==> job 5284 <==
==> flow/design.v (excerpt) <==
module top_control_unit(
    input wire clk,
    input wire reset,
    input wire btnL,
    input wire btnR,
    input wire btnC,
    input wire [7:0] multiplicand,
    input wire [7:0] multiplier,
    output wire [6:0] seg,
    output wire [3:0] an,
    output led
);
Settings: LEC_CHECK=0, CAP_MARGIN=15, CELL_PAD_IN_SITES_DETAIL_PLACEMENT=0, CELL_PAD_IN_SITES_GLOBAL_PLACEMENT=2, CORE_ASPECT_RATIO=0.85, CORE_MARGIN=2, CORE_UTILIZATION=57, CTS_CLUSTER_DIAMETER=164, CTS_CLUSTER_SIZE=98, GPL_ROUTABILITY_DRIVEN=0, GPL_TIMING_DRIVEN=0, HOLD_SLACK_MARGIN=0.04, MAX_ROUTING_LAYER=met5, PLACE_DENSITY_LB_ADDON=0.02, SLEW_MARGIN=10, TNS_END_PERCENT=65; clock period 39.2 ns.
run.sh (not shown) runs the stock make flow with config.mk's settings and CLKGATE_MAP_FILE=.
==> job 4519 (differences from job 5284) <==
==> flow/config.mk (replaced) <==
export PLATFORM = sky130hd
export DESIGN_NAME = top_control_unit
export DESIGN_NICKNAME = top_control_unit
export VERILOG_FILES = /design/flow/design.v
export SDC_FILE = /design/flow/constraint.sdc
export NUM_CORES = 4
export LEC_CHECK = 0
export CAP_MARGIN = 20
export CELL_PAD_IN_SITES_DETAIL_PLACEMENT = 2
export CORE_MARGIN = 2
export CORE_UTILIZATION = 40
export CTS_CLUSTER_SIZE = 87
export GPL_ROUTABILITY_DRIVEN = 0
export HOLD_SLACK_MARGIN = 0.18
export MIN_ROUTING_LAYER = met2
export PLACE_DENSITY_LB_ADDON = 0.18
export SLEW_MARGIN = 20
==> flow/constraint.sdc (replaced) <==
create_clock -name core_clock -period 30.0 [get_ports {clk}]
set_input_delay 6.0000 -clock core_clock [delete_from_list [all_inputs] [get_ports {clk}]]
set_output_delay 6.0000 -clock core_clock [all_outputs]
set_load 0.01 [all_outputs]
==> job 3080 (differences from job 5284) <==
==> flow/config.mk (replaced) <==
export PLATFORM = sky130hd
export DESIGN_NAME = top_control_unit
export DESIGN_NICKNAME = top_control_unit
export VERILOG_FILES = /design/flow/design.v
export SDC_FILE = /design/flow/constraint.sdc
export NUM_CORES = 4
export LEC_CHECK = 0
export ABC_AREA = 1
export CAP_MARGIN = 15
export CELL_PAD_IN_SITES_DETAIL_PLACEMENT = 0
export CELL_PAD_IN_SITES_GLOBAL_PLACEMENT = 0
export CORE_MARGIN = 2
export CORE_UTILIZATION = 72
export CTS_CLUSTER_DIAMETER = 164
export CTS_CLUSTER_SIZE = 18
export MAX_ROUTING_LAYER = met4
export PLACE_DENSITY_LB_ADDON = 0.02
export SETUP_SLACK_MARGIN = 0.69
export SLEW_MARGIN = 35
export TNS_END_PERCENT = 65
==> flow/constraint.sdc (replaced) <==
create_clock -name core_clock -period 13.7 [get_ports {clk}]
set_input_delay 2.7400 -clock core_clock [delete_from_list [all_inputs] [get_ports {clk}]]
set_output_delay 2.7400 -clock core_clock [all_outputs]
set_load 0.01 [all_outputs]
==> out/results.ini <==
[run_status]
status = aborted with a tool error
stop_stage = global placement without I/O
error = [ERROR FLW-0024] Place density exceeds 1.0 (current PLACE_DENSITY_LB_ADDON =  0.02). Please check if the value of  PLACE_DENSITY_LB_ADDON is between 0 and 0.99.

[synth]
common_cells = 223 x nand2_1, 216 x dfrtp_1, 204 x nor2_1
ys_cells = 2313
mux_share_pct = 4.52
ys_sh_xor_pct = 10.5
synthesis.instances = 2313
ys_seq_share_pct = 28.2
aoi_share_pct = 23.9
synthesis.nets = 2417

[floorplanning]
die_h_um = 174
core_area_um2 = 33700
fp_util_pct = 57.5

-- figures above: job 5284

==> out/results.ini <==
[run_status]
status = timing/DRC/antenna clean

[synth]
synthesis.instances = 2313
ys_seq_share_pct = 28.2
aoi_share_pct = 23.9
ys_sh_xor_pct = 10.5
mux_share_pct = 4.52
synthesis.nets = 2417
common_cells = 223 x nand2_1, 216 x dfrtp_1, 204 x nor2_1
ys_cells = 2313

[power_and_ir_drop]
p_sw_uw = 146

[floorplanning]
fp_util_pct = 40.6
core_area_um2 = 47700
die_h_um = 224

[global_routing]
met3_usage_pct = 48.6

-- figures above: job 4519

==> out/results.ini <==
[synth]
ys_sh_xor_pct = 3.39
mux_share_pct = 0.107
ys_seq_share_pct = 29.1
synthesis.nets = 2984

[final_timing]
setup_ws_ps = -118
setup_viol = 7

[run_status]
violatedChecks = setup timing
status = complete, but fails checks

-- figures above: job 3080

